==> config.mk <==
export PLATFORM = sky130hd
export DESIGN_NAME = project_euler_17
export DESIGN_NICKNAME = project_euler_17
export VERILOG_FILES = /design/flow/design.v
export SDC_FILE = /design/flow/constraint.sdc
export NUM_CORES = 4
export LEC_CHECK = 0
export CAP_MARGIN = 20
export CORE_MARGIN = 2
export CORE_UTILIZATION = 66
export CTS_CLUSTER_DIAMETER = 375
export CTS_CLUSTER_SIZE = 100
export PLACE_DENSITY = 0.35
export SLEW_MARGIN = 20
export TNS_END_PERCENT = 10
==> constraint.sdc <==
create_clock -name core_clock -period 4.91 [get_ports {clk}]
set_input_delay 0.9820 -clock core_clock [delete_from_list [all_inputs] [get_ports {clk}]]
set_output_delay 0.9820 -clock core_clock [all_outputs]
set_load 0.01 [all_outputs]
==> design.v <==
module project_euler_17(
  input clk,
  input reset,
  output reg [3:0] ones_digit,
  output reg [3:0] tens_digit,
  output reg [3:0] hundreds_digit,
  output reg [15:0] letter_count,
  output reg done
);
  integer next_ones_digit;
  integer next_tens_digit;
  integer next_hundreds_digit;
  integer letters;
  always @(posedge clk or posedge reset)
  begin
    if (reset) begin
      ones_digit <= 0;
      tens_digit <= 0;
      hundreds_digit <= 0;
      letter_count <= 0;
      done <= 0;
    end
    else if (!done) begin
      next_ones_digit = 0;
      next_tens_digit = 0;
      next_hundreds_digit = 0;
      letters = 0;
      next_tens_digit[3:0] = tens_digit;
      next_hundreds_digit[3:0] = hundreds_digit;
      if (ones_digit == 9) begin
        next_ones_digit = 0;
        if (tens_digit == 9) begin
          next_tens_digit = 0;
          if (hundreds_digit == 9) begin
            next_hundreds_digit = 0;
            letters += 11;  
            done <= 1;
          end
          else
            next_hundreds_digit[3:0] = hundreds_digit + 1;
        end
        else
          next_tens_digit[3:0] = tens_digit + 1;
      end
      else
        next_ones_digit[3:0] = ones_digit + 1;
      if (next_tens_digit != 1) begin
        case (next_ones_digit)
          1: letters += 3;  
          2: letters += 3;  
          3: letters += 5;  
          4: letters += 4;  
          5: letters += 4;  
          6: letters += 3;  
          7: letters += 5;  
          8: letters += 5;  
          9: letters += 4;  
        endcase
        case (next_tens_digit)
          2: letters += 6;  
          3: letters += 6;  
          4: letters += 5;  
          5: letters += 5;  
          6: letters += 5;  
          7: letters += 7;  
          8: letters += 6;  
          9: letters += 6;  
        endcase
      end
      else begin
        case (next_ones_digit)
          0: letters += 3;  
          1: letters += 6;  
          2: letters += 6;  
          3: letters += 8;  
          4: letters += 8;  
          5: letters += 7;  
          6: letters += 7;  
          7: letters += 9;  
          8: letters += 8;  
          9: letters += 8;  
        endcase
      end
      case (next_hundreds_digit)
        1: letters += 10;  
        2: letters += 10;  
        3: letters += 12;  
        4: letters += 11;  
        5: letters += 11;  
        6: letters += 10;  
        7: letters += 12;  
        8: letters += 12;  
        9: letters += 11;  
      endcase
      if (next_hundreds_digit > 0 && ((next_ones_digit > 0) || (next_tens_digit > 0)))
        letters += 3;  
      ones_digit <= next_ones_digit[3:0];
      tens_digit <= next_tens_digit[3:0];
      hundreds_digit <= next_hundreds_digit[3:0];
      letter_count <= letter_count + letters[15:0];
    end
  end
endmodule
==> run.sh <==
#!/bin/bash
# the make line also repeats each setting of config.mk as NAME=value (left out here)
make -C /OpenROAD-flow-scripts/flow DESIGN_CONFIG=/design/flow/config.mk WORK_HOME=/design/flow/orfs CLKGATE_MAP_FILE= finish
==> flow_summary.json, run 1 <==
{
  "io_pins": 31,
  "first_global_vias": 3324,
  "min-delay-start": "letter_count[15]",
  "clock_root_buffer": "sky130_fd_sc_hd__clkbuf_8",
  "setup_repair_after_global_routing_missed_its_margin": "true",
  "crit_fanout": 4,
  "fin_crit_sh_pct": 121.0,
  "path_clk_slew_ns": 0.07,
  "grt_use_total_pct": 42.72,
  "timing_limited_maximum_frequency_mhz": 168.3,
  "async_reset_ff_share_pct": 100.0,
  "power_leakage_nw": 1.762,
  "placement_rows": 24,
  "warnings": 35,
  "chip_area_um2": 4955,
  "seq_area_frac_synth_pct": 24.95,
  "vdd_ir_drop_max_mv": 0.3060,
  "coreArea_um2": 4294,
  "internal_power_mw": 0.5215,
  "ff_type": "sky130_fd_sc_hd__dfrtp_1",
  "critical_path_required_ns": 5.07,
  "fin_hold_ws_ns": 0.4960,
  "cp.arrival_ns": 6.10,
  "cts_htree_levels": 2,
  "report.final.setup_viol": 14,
  "synth_chip_area_um2": 2909,
  "timing.reg2reg.setup_slack_ns": -1.03,
  "cpLargestDelayFamily": "AND-OR/OR-AND gates",
  "cellPowerDensity_nw_per_um2": 204.6,
  "syn-mean-instance-area_um2": 8.036,
  "synth.distinct_cells": 70,
  "grt_antenna_before_repair": 0,
  "finish.cell_count_without_fillers": 500,
  "tritoncts_buffers": 5,
  "comb_power_share_pct": 30.8,
  "layout_setup_ws_ns": -1.032,
  "post_synth_edffs": 0,
  "die_y_um": 70.39,
  "top_logic_kind": "simple AND/OR/NAND/NOR gates",
  "worst_path_max_delay_cell": "sky130_fd_sc_hd__fa_1",
  "pwr.group.sequential_mw": 0.329,
  "reg2reg_from": "tens_digit[3]",
  "die_w_um": 70.39,
  "clk_pwr_mw": 0.236,
  "netlist.top_cell.by_area": "sky130_fd_sc_hd__dfrtp_1",
  "violations": "negative setup slack",
  "clock_tree.buffer_depth": 2,
  "post_synth_most_frequent_cells": "32 x sky130_fd_sc_hd__nand2_1, 29 x sky130_fd_sc_hd__dfrtp_1, 28 x sky130_fd_sc_hd__o21ai_0, 27 x sky130_fd_sc_hd__nor2_1, 23 x sky130_fd_sc_hd__inv_1",
  "area.growth.synth_to_final_pct": 37.25,
  "top_power_group": "registers",
  "startpoint_type": "flop",
  "grt_pass1_wl_um": 16700,
  "power_frac_seq_pct": 40.3,
  "critPathCaptureType": "flop",
  "maximum_number_of_pins_on_one_net_before_global_route_repair": 26,
  "place_hpwl_um": 5877,
  "power.clock.fraction_pct": 28.8,
  "number_of_placed_instances_taps_included": 485,
  "drv.max_cap_violation_count": 0,
  "detail_route.vias_per_cell": 7.228,
  "cts_tree": "built",
  "clk-insertion-delay-late_ns": 0.30,
  "firstDrtPassIters": 9,
  "number_of_cells_in_the_yosys_synthesis_report": 362,
  "ctsHoldBuffers": 0,
  "netSwitchingFraction_pct": 36.16,
  "synth.top_cell.area_share_pct": 24.95,
  "count_of_synthesis_stage_warnings_from_yosys": 1,
  "critPathBufInv": 2,
  "status": "complete, but fails checks",
  "ff2ff_path_depth": 28,
  "synthesized_instance_count": 362,
  "fin_tns_setup_ns": -11.61,
  "cts_sinks": 29,
  "post_synth_and_or_nand_nor_area_fraction_pct": 27.01,
  "pg_comb_mw": 0.252,
  "top_cells_by_area": "sky130_fd_sc_hd__dfrtp_1 25%, sky130_fd_sc_hd__ha_1 7.3%, sky130_fd_sc_hd__o21ai_0 4.8%, sky130_fd_sc_hd__xnor2_1 4.8%, sky130_fd_sc_hd__nand2_1 4.1%",
  "global_route.overflow_total": 0,
  "detailedRoute.firstIterationViolations": 883,
  "yosys.area_share.aoi_pct": 21.20,
  "worstSetupPathType": "reg2reg",
  "synthesis.area_um2": 2909,
  "timing.hold.worst.class": "reg2reg",
  "final_replace_weighted_congestion": 0.9795,
  "buffer_ports.inserted": 30,
  "insertedDiodeCount": 0,
  "synth.cellmix.adderShare_pct": 9.032,
  "fin_skew_ns": 0.01359,
  "power.switching_mw": 0.2953,
  "synth-xor-area-share_pct": 8.731,
  "final.min_clock_period_ns": 5.942,
  "worst_hold_path.endpoint": "letter_count[15]",
  "slew_headroom_pct": 58.08,
  "drc_errors": 0,
  "post-route-util_pct": 92.98,
  "synth_top_cell_by_count": "sky130_fd_sc_hd__nand2_1",
  "finish.net_count": 468,
  "report.final.slew_viol_count": 0,
  "routed_wire_length_per_instance_um": 23.12,
  "report.final.hold_viol_count": 0,
  "transition_at_the_pin_with_the_smallest_max_transition_slack_ns": 0.6281,
  "r2r_end": "letter_count[8]",
  "hold-path-cell-count": 1,
  "max_stage_delay_ns": 0.47,
  "routed_wirelength_um": 11560,
  "vias": 3614,
  "timing.critical_path.depth": 28,
  "synth.ff_latch_count": 29,
  "residual_antenna_violating_net_count_after_detailed_routing": 0,
  "worstSetupStartpoint": "tens_digit[3]",
  "ys_sh_mux_pct": 1.849,
  "fp_util_pct": 67.74,
  "endpoint": "letter_count[8]"
}
-- timing repair --
item,4_1_cts,5_1_grt
endpoints found under the hold margin,0,0
buffers inserted,7,0
setup endpoints to repair,13,14
gates resized,14,14
pin swaps,20,6
-- per-layer routing --
metal  vias up  GRT usage (%)  wire [um]
met2       394          67.40       5095
met3       141          9.091       1460
met4         0          22.22       1088
met1      1611          54.80       3915
met5         -              0          0
li1       1468              -          -
-- through the flow --
step           power [mW]  setup slack (ns)  instance area, um2
2_1_floorplan      0.4303           -0.6226                2985
5_1_grt            0.8270            -1.089                3993
4_1_cts            0.7678           -0.4977                3943
3_5_place_dp       0.5334           -0.6864                3724
6_report           0.8168            -1.032                3993
3_3_place_gp       0.5203           -0.4090                3696
-- cell type report --
class,count,area (um2)
fillers,152,301.5
flip-flops and latches,29,726.9
repair buffers,100,845.8
clock buffers,7,96.34
multi-input cells,287,2163
well taps,52,65.06
clock inverters,1,5.005
inverters,24,90.09
==> run 2, diff against run 1 <==
Settings changed: ABC_AREA from default to 1, CORE_UTILIZATION 66 to 61, CTS_CLUSTER_DIAMETER 375 to 254, CTS_CLUSTER_SIZE 100 to default, PLACE_DENSITY 0.35 to default, TNS_END_PERCENT 10 to default.
Clock period 4.91 ns to 4.32 ns, I/O delays scaled along.
==> run 2 against run 1 <==
The flow now stops in 4_1_cts; area after synthesis fell by 7.8%; synthesized cell count is 12% higher; die size down 0.26%.
==> flow_summary.json, run 2 <==
{
  "die_w_um": 70.30,
  "haltStage": "4_1_cts",
  "post_synth_and_or_nand_nor_area_fraction_pct": 41.30,
  "fp_util_pct": 62.44,
  "synth.distinct_cells": 34,
  "synth-xor-area-share_pct": 3.920,
  "ff_type": "sky130_fd_sc_hd__dfrtp_1",
  "place_worst_setup_slack_ns": -0.5173,
  "post_synth_most_frequent_cells": "122 x sky130_fd_sc_hd__nand2_1, 49 x sky130_fd_sc_hd__inv_1, 39 x sky130_fd_sc_hd__nor2_1, 30 x sky130_fd_sc_hd__nand3_1, 29 x sky130_fd_sc_hd__dfrtp_1",
  "synthesis.area_um2": 2681,
  "status": "stopped before the end",
  "yosys.area_share.aoi_pct": 8.633,
  "synthesized_instance_count": 406,
  "async_reset_ff_share_pct": 100.0,
  "io_pins": 31,
  "coreArea_um2": 4294,
  "placement_rows": 24,
  "ys_sh_mux_pct": 0,
  "synth_chip_area_um2": 2681,
  "number_of_cells_in_the_yosys_synthesis_report": 406,
  "chip_area_um2": 4942,
  "netlist.top_cell.by_area": "sky130_fd_sc_hd__dfrtp_1",
  "syn-mean-instance-area_um2": 6.604,
  "synth.cellmix.adderShare_pct": 9.426,
  "die_y_um": 70.30,
  "synth_top_cell_by_count": "sky130_fd_sc_hd__nand2_1",
  "final_replace_weighted_congestion": 0.9156,
  "post_dp_cell_area_um2": 3706,
  "place_hpwl_um": 5775,
  "synth.ff_latch_count": 29,
  "number_of_placed_instances_taps_included": 557,
  "count_of_synthesis_stage_warnings_from_yosys": 1,
  "seq_area_frac_synth_pct": 27.06,
  "top_cells_by_area": "sky130_fd_sc_hd__dfrtp_1 27%, sky130_fd_sc_hd__nand2_1 17%, sky130_fd_sc_hd__ha_1 7.9%, sky130_fd_sc_hd__inv_1 6.9%, sky130_fd_sc_hd__nand3_1 5.6%",
  "post_synth_edffs": 0,
  "top_logic_kind": "simple AND/OR/NAND/NOR gates",
  "stop_error": "[ERROR DPL-0033] detailed placement checks failed during check placement.",
  "synth.top_cell.area_share_pct": 27.06,
  "buffer_ports.inserted": 30
}
## run 2: through the flow
stage               util, %  setup TNS [ns]
detailed placement    86.31          -3.390
floorplan                 -         -0.5986
global placement      86.31          -2.690
==> run 3, diff against run 2 <==
Settings changed: CAP_MARGIN 20 to 40, CORE_UTILIZATION 61 to 65, CTS_CLUSTER_DIAMETER 254 to 31.
Clock period 4.32 ns to 4.43 ns, I/O delays scaled along.
==> run 3 against run 2 <==
The run again fails in 4_1_cts; die size decreased by 5.8%; synthesized cell count did not move; area after synthesis unchanged.
==> flow_summary.json, run 3 <==
{
  "post_synth_edffs": 0,
  "syn-mean-instance-area_um2": 6.604,
  "synth.ff_latch_count": 29,
  "synth-xor-area-share_pct": 3.920,
  "synthesis.area_um2": 2681,
  "synthesized_instance_count": 406,
  "placement_rows": 23,
  "synth.cellmix.adderShare_pct": 9.426,
  "stop_error": "[ERROR DPL-0038] Utilization greater than 100%, impossible to legalize",
  "synth_chip_area_um2": 2681,
  "yosys.area_share.aoi_pct": 8.633,
  "ff_type": "sky130_fd_sc_hd__dfrtp_1",
  "ys_sh_mux_pct": 0,
  "seq_area_frac_synth_pct": 27.06,
  "netlist.top_cell.by_area": "sky130_fd_sc_hd__dfrtp_1",
  "die_y_um": 68.23,
  "place_hpwl_um": 6756,
  "place_worst_setup_slack_ns": -0.4454,
  "count_of_synthesis_stage_warnings_from_yosys": 1,
  "buffer_ports.inserted": 30,
  "haltStage": "4_1_cts",
  "die_w_um": 68.23,
  "io_pins": 31,
  "chip_area_um2": 4655,
  "status": "stopped before the end",
  "post_synth_and_or_nand_nor_area_fraction_pct": 41.30,
  "final_replace_weighted_congestion": 0.9188,
  "coreArea_um2": 3971,
  "synth.top_cell.area_share_pct": 27.06,
  "post_synth_most_frequent_cells": "122 x sky130_fd_sc_hd__nand2_1, 49 x sky130_fd_sc_hd__inv_1, 39 x sky130_fd_sc_hd__nor2_1, 30 x sky130_fd_sc_hd__nand3_1, 29 x sky130_fd_sc_hd__dfrtp_1",
  "top_cells_by_area": "sky130_fd_sc_hd__dfrtp_1 27%, sky130_fd_sc_hd__nand2_1 17%, sky130_fd_sc_hd__ha_1 7.9%, sky130_fd_sc_hd__inv_1 6.9%, sky130_fd_sc_hd__nand3_1 5.6%",
  "number_of_cells_in_the_yosys_synthesis_report": 406,
  "synth_top_cell_by_count": "sky130_fd_sc_hd__nand2_1",
  "async_reset_ff_share_pct": 100.0,
  "synth.distinct_cells": 34,
  "fp_util_pct": 67.52,
  "top_logic_kind": "simple AND/OR/NAND/NOR gates"
}
==> run 3: metrics by stage <==
stage	cells	hold slack (ns)	cell area [um2]	setup TNS, ns
after floorplan	407	0.5067	2819	-0.08699
after global placement	545	0.4593	3628	-1.175
after detailed placement	545	0.4646	3628	-2.811
==> run 4, diff against run 3 <==
Settings changed: ABC_AREA 1 to default, CAP_MARGIN 40 to 20, CELL_PAD_IN_SITES_DETAIL_PLACEMENT from default to 0, CORE_ASPECT_RATIO from default to 1.03, CTS_CLUSTER_DIAMETER 31 to default, GPL_ROUTABILITY_DRIVEN from default to 1, HOLD_SLACK_MARGIN from default to 0.07, MAX_ROUTING_LAYER from default to met5, SETUP_SLACK_MARGIN from default to -0.34, SLEW_MARGIN 20 to 0.
Clock period 4.43 ns to 4.41 ns, I/O delays scaled along.
==> run 4 against run 3 <==
The flow stops in 5_1_grt; area after synthesis grew 8.5%; synthesized cell count shrank 11%; die size grew 8.0%.
==> flow_summary.json, run 4 <==
{
  "tritoncts_buffers": 5,
  "synthesized_instance_count": 362,
  "post_synth_and_or_nand_nor_area_fraction_pct": 27.01,
  "synth.cellmix.adderShare_pct": 9.032,
  "clock_tree.buffer_depth": 2,
  "ys_sh_mux_pct": 1.849,
  "yosys.area_share.aoi_pct": 21.20,
  "synth.ff_latch_count": 29,
  "fp_util_pct": 68.22,
  "ff_type": "sky130_fd_sc_hd__dfrtp_1",
  "place_hpwl_um": 7039,
  "top_cells_by_area": "sky130_fd_sc_hd__dfrtp_1 25%, sky130_fd_sc_hd__ha_1 7.3%, sky130_fd_sc_hd__o21ai_0 4.8%, sky130_fd_sc_hd__xnor2_1 4.8%, sky130_fd_sc_hd__nand2_1 4.1%",
  "synth_top_cell_by_count": "sky130_fd_sc_hd__nand2_1",
  "buffer_ports.inserted": 30,
  "haltStage": "5_1_grt",
  "io_pins": 31,
  "synth.top_cell.area_share_pct": 24.95,
  "cts_sinks": 29,
  "netlist.top_cell.by_area": "sky130_fd_sc_hd__dfrtp_1",
  "clock_root_buffer": "sky130_fd_sc_hd__clkbuf_8",
  "placement_rows": 24,
  "chip_area_um2": 5027,
  "ctsHoldBuffers": 0,
  "synth_chip_area_um2": 2909,
  "number_of_cells_in_the_yosys_synthesis_report": 362,
  "die_y_um": 71.90,
  "top_logic_kind": "simple AND/OR/NAND/NOR gates",
  "synthesis.area_um2": 2909,
  "async_reset_ff_share_pct": 100.0,
  "stop_error": "[ERROR DPL-0038] Utilization greater than 100%, impossible to legalize",
  "post_dp_cell_area_um2": 3835,
  "coreArea_um2": 4264,
  "final_replace_weighted_congestion": 0.9488,
  "post_synth_edffs": 0,
  "cts_htree_levels": 2,
  "synth.distinct_cells": 70,
  "synth-xor-area-share_pct": 8.731,
  "status": "stopped before the end",
  "die_w_um": 69.92,
  "count_of_synthesis_stage_warnings_from_yosys": 1,
  "post_synth_most_frequent_cells": "32 x sky130_fd_sc_hd__nand2_1, 29 x sky130_fd_sc_hd__dfrtp_1, 28 x sky130_fd_sc_hd__o21ai_0, 27 x sky130_fd_sc_hd__nor2_1, 23 x sky130_fd_sc_hd__inv_1",
  "syn-mean-instance-area_um2": 8.036,
  "seq_area_frac_synth_pct": 24.95
}
run 4: through the flow:
stage / utilization, % / worst slack (ns) / std cells / hold slack [ns] / total power [mW]
global placement: 89.94 / -0.9638 / 502 / 0.4743 / 0.5779
floorplan: - / -1.121 / 363 / 0.5039 / 0.4798
CTS: 96.54 / -1.216 / 517 / 0.4939 / 0.8473
detailed placement: 89.94 / -1.232 / 502 / 0.4838 / 0.5968
run 4: repair_timing:
| item | CTS |
|---|---|
| resized | 27 |
| endpoints found under the setup margin | 13 |
| setup buffers | 10 |
| pin swaps | 34 |
==> run 5, diff against run 4 <==
Settings changed: ABC_AREA from default to 0, CAP_MARGIN 20 to 10, CELL_PAD_IN_SITES_DETAIL_PLACEMENT 0 to default, CORE_ASPECT_RATIO 1.03 to default, CORE_UTILIZATION 65 to 70, CTS_CLUSTER_SIZE from default to 58, GPL_ROUTABILITY_DRIVEN 1 to 0, HOLD_SLACK_MARGIN 0.07 to 0.11, MAX_ROUTING_LAYER met5 to met4, MIN_ROUTING_LAYER from default to met2, PLACE_DENSITY_LB_ADDON from default to 0.09, SETUP_SLACK_MARGIN -0.34 to default, SLEW_MARGIN 0 to 20, TNS_END_PERCENT from default to 45.
Clock period 4.41 ns to 10.0 ns, I/O delays scaled along.
==> run 5 against run 4 <==
Now clean on timing, DRC and antenna; die size is 6.7% lower; synthesized cell count did not move; area after synthesis is the same.
==> flow_summary.json, run 5 <==
{
  "fin_skew_ns": 0.01268,
  "timing.reg2reg.setup_slack_ns": 3.00,
  "post_synth_edffs": 0,
  "synth.top_cell.area_share_pct": 24.95,
  "drc_errors": 0,
  "pg_comb_mw": 0.0972,
  "hold-path-cell-count": 1,
  "place_hpwl_um": 4743,
  "netlist.top_cell.by_area": "sky130_fd_sc_hd__dfrtp_1",
  "power_leakage_nw": 1.373,
  "power.clock.fraction_pct": 34.1,
  "synth-xor-area-share_pct": 8.731,
  "pwr.group.sequential_mw": 0.155,
  "cp.arrival_ns": 7.17,
  "cpLargestDelayFamily": "AND-OR/OR-AND gates",
  "setup_repair_after_global_routing_missed_its_margin": "false",
  "vdd_ir_drop_max_mv": 0.1315,
  "grt_pass1_wl_um": 11740,
  "clock_tree.buffer_depth": 2,
  "cpMostUsedCell": "sky130_fd_sc_hd__nor2_1",
  "transition_at_the_pin_with_the_smallest_max_transition_slack_ns": 0.7745,
  "chip_area_um2": 4687,
  "clk_pwr_mw": 0.131,
  "slew_headroom_pct": 48.37,
  "insertedDiodeCount": 0,
  "tritoncts_buffers": 5,
  "endpoint": "letter_count[13]",
  "report.final.setup_viol": 0,
  "cts_resized": 0,
  "min-delay-start": "letter_count[12]",
  "first_global_vias": 3797,
  "fin_tns_setup_ns": 0,
  "fin_crit_sh_pct": 69.97,
  "comb_power_share_pct": 25.4,
  "global_route.overflow_total": 0,
  "synthesis.area_um2": 2909,
  "report.final.slew_viol_count": 0,
  "die_y_um": 68.47,
  "async_reset_ff_share_pct": 100.0,
  "fp_util_pct": 72.72,
  "die_w_um": 68.47,
  "vias": 3865,
  "placement_rows": 23,
  "maximum_number_of_pins_on_one_net_before_global_route_repair": 30,
  "timing.hold.worst.class": "reg2reg",
  "report.final.hold_viol_count": 0,
  "number_of_cells_in_the_yosys_synthesis_report": 362,
  "power_frac_seq_pct": 40.5,
  "r2r_end": "letter_count[13]",
  "clk-insertion-delay-late_ns": 0.30,
  "clock_root_buffer": "sky130_fd_sc_hd__clkbuf_8",
  "coreArea_um2": 4000,
  "timing_limited_maximum_frequency_mhz": 142.9,
  "count_of_synthesis_stage_warnings_from_yosys": 1,
  "ys_sh_mux_pct": 1.849,
  "worst_hold_path.endpoint": "letter_count[12]",
  "post_synth_and_or_nand_nor_area_fraction_pct": 27.01,
  "critical_path_required_ns": 10.17,
  "filler_instances": 259,
  "post_synth_most_frequent_cells": "32 x sky130_fd_sc_hd__nand2_1, 29 x sky130_fd_sc_hd__dfrtp_1, 28 x sky130_fd_sc_hd__o21ai_0, 27 x sky130_fd_sc_hd__nor2_1, 23 x sky130_fd_sc_hd__inv_1",
  "seq_area_frac_synth_pct": 24.95,
  "io_pins": 31,
  "layout_setup_ws_ns": 3.003,
  "path_clk_slew_ns": 0.08,
  "area.growth.synth_to_final_pct": 13.08,
  "final.min_clock_period_ns": 6.997,
  "synth.ff_latch_count": 29,
  "cts_tree": "built",
  "ff2ff_path_depth": 27,
  "synth_chip_area_um2": 2909,
  "cts_setup_buffers": 0,
  "drv.max_cap_violation_count": 0,
  "routed_wire_length_per_instance_um": 16.75,
  "cts_sinks": 29,
  "power.switching_mw": 0.1201,
  "netSwitchingFraction_pct": 31.36,
  "cts_htree_levels": 2,
  "synth.cellmix.adderShare_pct": 9.032,
  "layout.area.seq_um2": 725.7,
  "top_cells_by_area": "sky130_fd_sc_hd__dfrtp_1 25%, sky130_fd_sc_hd__ha_1 7.3%, sky130_fd_sc_hd__o21ai_0 4.8%, sky130_fd_sc_hd__xnor2_1 4.8%, sky130_fd_sc_hd__nand2_1 4.1%",
  "yosys.area_share.aoi_pct": 21.20,
  "syn-mean-instance-area_um2": 8.036,
  "warnings": 28,
  "critPathCaptureType": "flop",
  "buffer_ports.inserted": 30,
  "worstSetupStartpoint": "ones_digit[3]",
  "worstSetupPathType": "reg2reg",
  "grt_antenna_before_repair": 0,
  "max_stage_delay_ns": 0.69,
  "crit_fanout": 19,
  "power_mw": 0.3829,
  "finish.net_count": 400,
  "startpoint_type": "flop",
  "grt_use_total_pct": 52.01,
  "residual_antenna_violating_net_count_after_detailed_routing": 0,
  "worst_path_max_delay_cell": "sky130_fd_sc_hd__dfrtp_1",
  "routed_wirelength_um": 7201,
  "logic_area_um2": 1981,
  "ff_type": "sky130_fd_sc_hd__dfrtp_1",
  "synth.distinct_cells": 70,
  "place_worst_setup_slack_ns": 3.206,
  "ctsHoldBuffers": 0,
  "status": "timing/DRC/antenna clean",
  "synthesized_instance_count": 362,
  "timing.critical_path.depth": 27,
  "internal_power_mw": 0.2629,
  "cellPowerDensity_nw_per_um2": 116.4,
  "critPathBufInv": 2,
  "detail_route.vias_per_cell": 8.988,
  "detailedRoute.firstIterationViolations": 1078,
  "top_power_group": "registers",
  "synth_top_cell_by_count": "sky130_fd_sc_hd__nand2_1",
  "reg2reg_from": "ones_digit[3]",
  "firstDrtPassIters": 20,
  "top_logic_kind": "simple AND/OR/NAND/NOR gates"
}
## run 5: cell type report
class,count,share of cell area (%)
clock buffers,5,2.092
clock inverters,3,1.407
inverters,24,2.739
multi-input cells,287,60.21
flip-flops and latches,29,22.06
well taps,50,1.902
repair buffers,32,9.585
## run 5: metrics by stage
step | instance area [um2] | hold slack (ns) | cells | util, %
final | 3289 | 0.4887 | 430 | 82.23
after global routing | 3289 | 0.5123 | 430 | 82.23
after CTS | 3289 | 0.4879 | 430 | 82.23
after detailed placement | 3174 | 0.4778 | 422 | 79.36
after global placement | 3174 | 0.4741 | 422 | 79.36
after floorplan | 2913 | 0.5039 | 363 | -
## run 5: layer usage
layer  up-vias  GRT usage (%)  share of wire, %
li1       1321              -                 -
met1      1361              -                 0
met2       981          62.26                49
met3       202          62.99                38
met4         0          14.00                13
met5         -              -                 0
==> run 6, diff against run 5 <==
Settings changed: ABC_AREA 0 to default, CAP_MARGIN 10 to 35, CORE_UTILIZATION 70 to 40, CTS_CLUSTER_DIAMETER from default to 260, CTS_CLUSTER_SIZE 58 to 89, GPL_ROUTABILITY_DRIVEN 0 to default, HOLD_SLACK_MARGIN 0.11 to default, MAX_ROUTING_LAYER met4 to default, MIN_ROUTING_LAYER met2 to default, PLACE_DENSITY_LB_ADDON 0.09 to 0.05, SETUP_SLACK_MARGIN from default to -0.63, TNS_END_PERCENT 45 to 20.
==> run 6 against run 5 <==
Still clean; utilization fell by 35 points; hold slack got worse by 0.0016 ns; critical path depth unchanged; synthesized cell count stayed put; global-route usage is 33 points lower; register-to-register slack gained 0.20 ns; setup slack improved by 0.20 ns; sequential power barely moved; area after synthesis is the same; combinational power about the same; critical path type unchanged; largest power group unchanged.
==> flow_summary.json, run 6 <==
{
  "path_clk_slew_ns": 0.07,
  "final_replace_weighted_congestion": 0.8517,
  "residual_antenna_violating_net_count_after_detailed_routing": 0,
  "cts_tree": "built",
  "top_power_group": "registers",
  "netSwitchingFraction_pct": 29.64,
  "synth-xor-area-share_pct": 8.731,
  "top_cells_by_area": "sky130_fd_sc_hd__dfrtp_1 25%, sky130_fd_sc_hd__ha_1 7.3%, sky130_fd_sc_hd__o21ai_0 4.8%, sky130_fd_sc_hd__xnor2_1 4.8%, sky130_fd_sc_hd__nand2_1 4.1%",
  "clock_tree.buffer_depth": 2,
  "ys_sh_mux_pct": 1.849,
  "cp.arrival_ns": 6.96,
  "worstSetupStartpoint": "ones_digit[0]",
  "timing_limited_maximum_frequency_mhz": 147.2,
  "worst_hold_path.endpoint": "letter_count[12]",
  "post-route-util_pct": 47.02,
  "grt_use_total_pct": 19.10,
  "detail_route.vias_per_cell": 5.553,
  "power.switching_mw": 0.1136,
  "die_w_um": 89.28,
  "post_synth_and_or_nand_nor_area_fraction_pct": 27.01,
  "grt_pass1_wl_um": 12060,
  "fp_util_pct": 40.76,
  "endpoint": "letter_count[11]",
  "max_stage_delay_ns": 0.66,
  "pwr.group.sequential_mw": 0.153,
  "timing.reg2reg.setup_slack_ns": 3.21,
  "post_synth_most_frequent_cells": "32 x sky130_fd_sc_hd__nand2_1, 29 x sky130_fd_sc_hd__dfrtp_1, 28 x sky130_fd_sc_hd__o21ai_0, 27 x sky130_fd_sc_hd__nor2_1, 23 x sky130_fd_sc_hd__inv_1",
  "die_y_um": 89.28,
  "pg_comb_mw": 0.0975,
  "fin_hold_ws_ns": 0.4870,
  "setup_repair_after_global_routing_missed_its_margin": "false",
  "fin_skew_ns": 0.008297,
  "startpoint_type": "flop",
  "reg2reg_from": "ones_digit[0]",
  "coreArea_um2": 7137,
  "clock_root_buffer": "sky130_fd_sc_hd__clkbuf_8",
  "io_pins": 31,
  "synth.distinct_cells": 70,
  "power_frac_seq_pct": 39.9,
  "grt_antenna_before_repair": 0,
  "ff_type": "sky130_fd_sc_hd__dfrtp_1",
  "comb_power_share_pct": 25.5,
  "cts_setup_buffers": 0,
  "drv.max_cap_violation_count": 0,
  "routed_wirelength_um": 7093,
  "post_synth_edffs": 0,
  "timing.critical_path.depth": 27,
  "chip_area_um2": 7971,
  "warnings": 28,
  "fin_tns_setup_ns": 0,
  "power_leakage_nw": 1.376,
  "report.final.setup_viol": 0,
  "cts_resized": 0,
  "status": "timing/DRC/antenna clean",
  "cts_htree_levels": 2,
  "cellPowerDensity_nw_per_um2": 114.2,
  "number_of_cells_in_the_yosys_synthesis_report": 362,
  "power.clock.fraction_pct": 34.7,
  "placement_rows": 31,
  "buffer_ports.inserted": 30,
  "fin_crit_sh_pct": 67.93,
  "netlist.top_cell.by_area": "sky130_fd_sc_hd__dfrtp_1",
  "crit_fanout": 17,
  "syn-mean-instance-area_um2": 8.036,
  "synth.ff_latch_count": 29,
  "synthesis.area_um2": 2909,
  "firstDrtPassIters": 4,
  "critPathCaptureType": "flop",
  "routed_wire_length_per_instance_um": 14.81,
  "seq_area_frac_synth_pct": 24.95,
  "power_mw": 0.3831,
  "synth.cellmix.adderShare_pct": 9.032,
  "detailedRoute.firstIterationViolations": 96,
  "clk_pwr_mw": 0.133,
  "synth_chip_area_um2": 2909,
  "maximum_number_of_pins_on_one_net_before_global_route_repair": 30,
  "vdd_ir_drop_max_mv": 0.08876,
  "area.growth.synth_to_final_pct": 15.35,
  "clk-insertion-delay-late_ns": 0.29,
  "min-delay-start": "letter_count[12]",
  "slew_headroom_pct": 51.96,
  "cpMostUsedCell": "sky130_fd_sc_hd__nor2_1",
  "report.final.slew_viol_count": 0,
  "critPathBufInv": 2,
  "drc_errors": 0,
  "first_global_vias": 2442,
  "transition_at_the_pin_with_the_smallest_max_transition_slack_ns": 0.7206,
  "synthesized_instance_count": 362,
  "top_logic_kind": "simple AND/OR/NAND/NOR gates",
  "insertedDiodeCount": 0,
  "async_reset_ff_share_pct": 100.0,
  "vias": 2660,
  "place_hpwl_um": 4966,
  "finish.net_count": 400,
  "count_of_synthesis_stage_warnings_from_yosys": 1,
  "synth_top_cell_by_count": "sky130_fd_sc_hd__nand2_1",
  "synth.top_cell.area_share_pct": 24.95,
  "worstSetupPathType": "reg2reg",
  "r2r_end": "letter_count[11]",
  "ff2ff_path_depth": 27,
  "worst_path_max_delay_cell": "sky130_fd_sc_hd__dfrtp_1",
  "yosys.area_share.aoi_pct": 21.20,
  "ctsHoldBuffers": 0,
  "internal_power_mw": 0.2695,
  "global_route.overflow_total": 0,
  "timing.hold.worst.class": "reg2reg",
  "final.min_clock_period_ns": 6.793,
  "cpLargestDelayFamily": "AND-OR/OR-AND gates",
  "report.final.hold_viol_count": 0,
  "hold-path-cell-count": 1,
  "critical_path_required_ns": 10.17,
  "tritoncts_buffers": 5,
  "cts_sinks": 29
}
-- run 6: cell type report --
| cell class | instances | area [um2] |
|---|---|---|
| Fill cell | 735 | 3781 |
| Multi-Input combinational cell | 287 | 1981 |
| Sequential cell | 29 | 725.7 |
| Timing Repair Buffer | 32 | 315.3 |
| Tap cell | 99 | 123.9 |
| Inverter | 24 | 90.09 |
| Clock buffer | 6 | 82.58 |
| Clock inverter | 2 | 37.54 |
-- run 6: through the flow --
stage	worst slack, ns	instance area, um2	instances
floorplan	4.129	2913	363
global placement	3.372	3236	471
detailed placement	3.182	3236	471
CTS	3.184	3356	479
global route	2.529	3356	479
finish	3.207	3356	479
-- run 6: layer usage --
metal	routed length (um)	part of all wire, %	track usage (%)
met5	0	0	0
met4	43	0.61	4.206
met3	253	3.6	3.509
met2	3193	45	28.96
met1	3602	51	28.23
Power figures rest on the tool's default switching activity, not on a simulated workload.
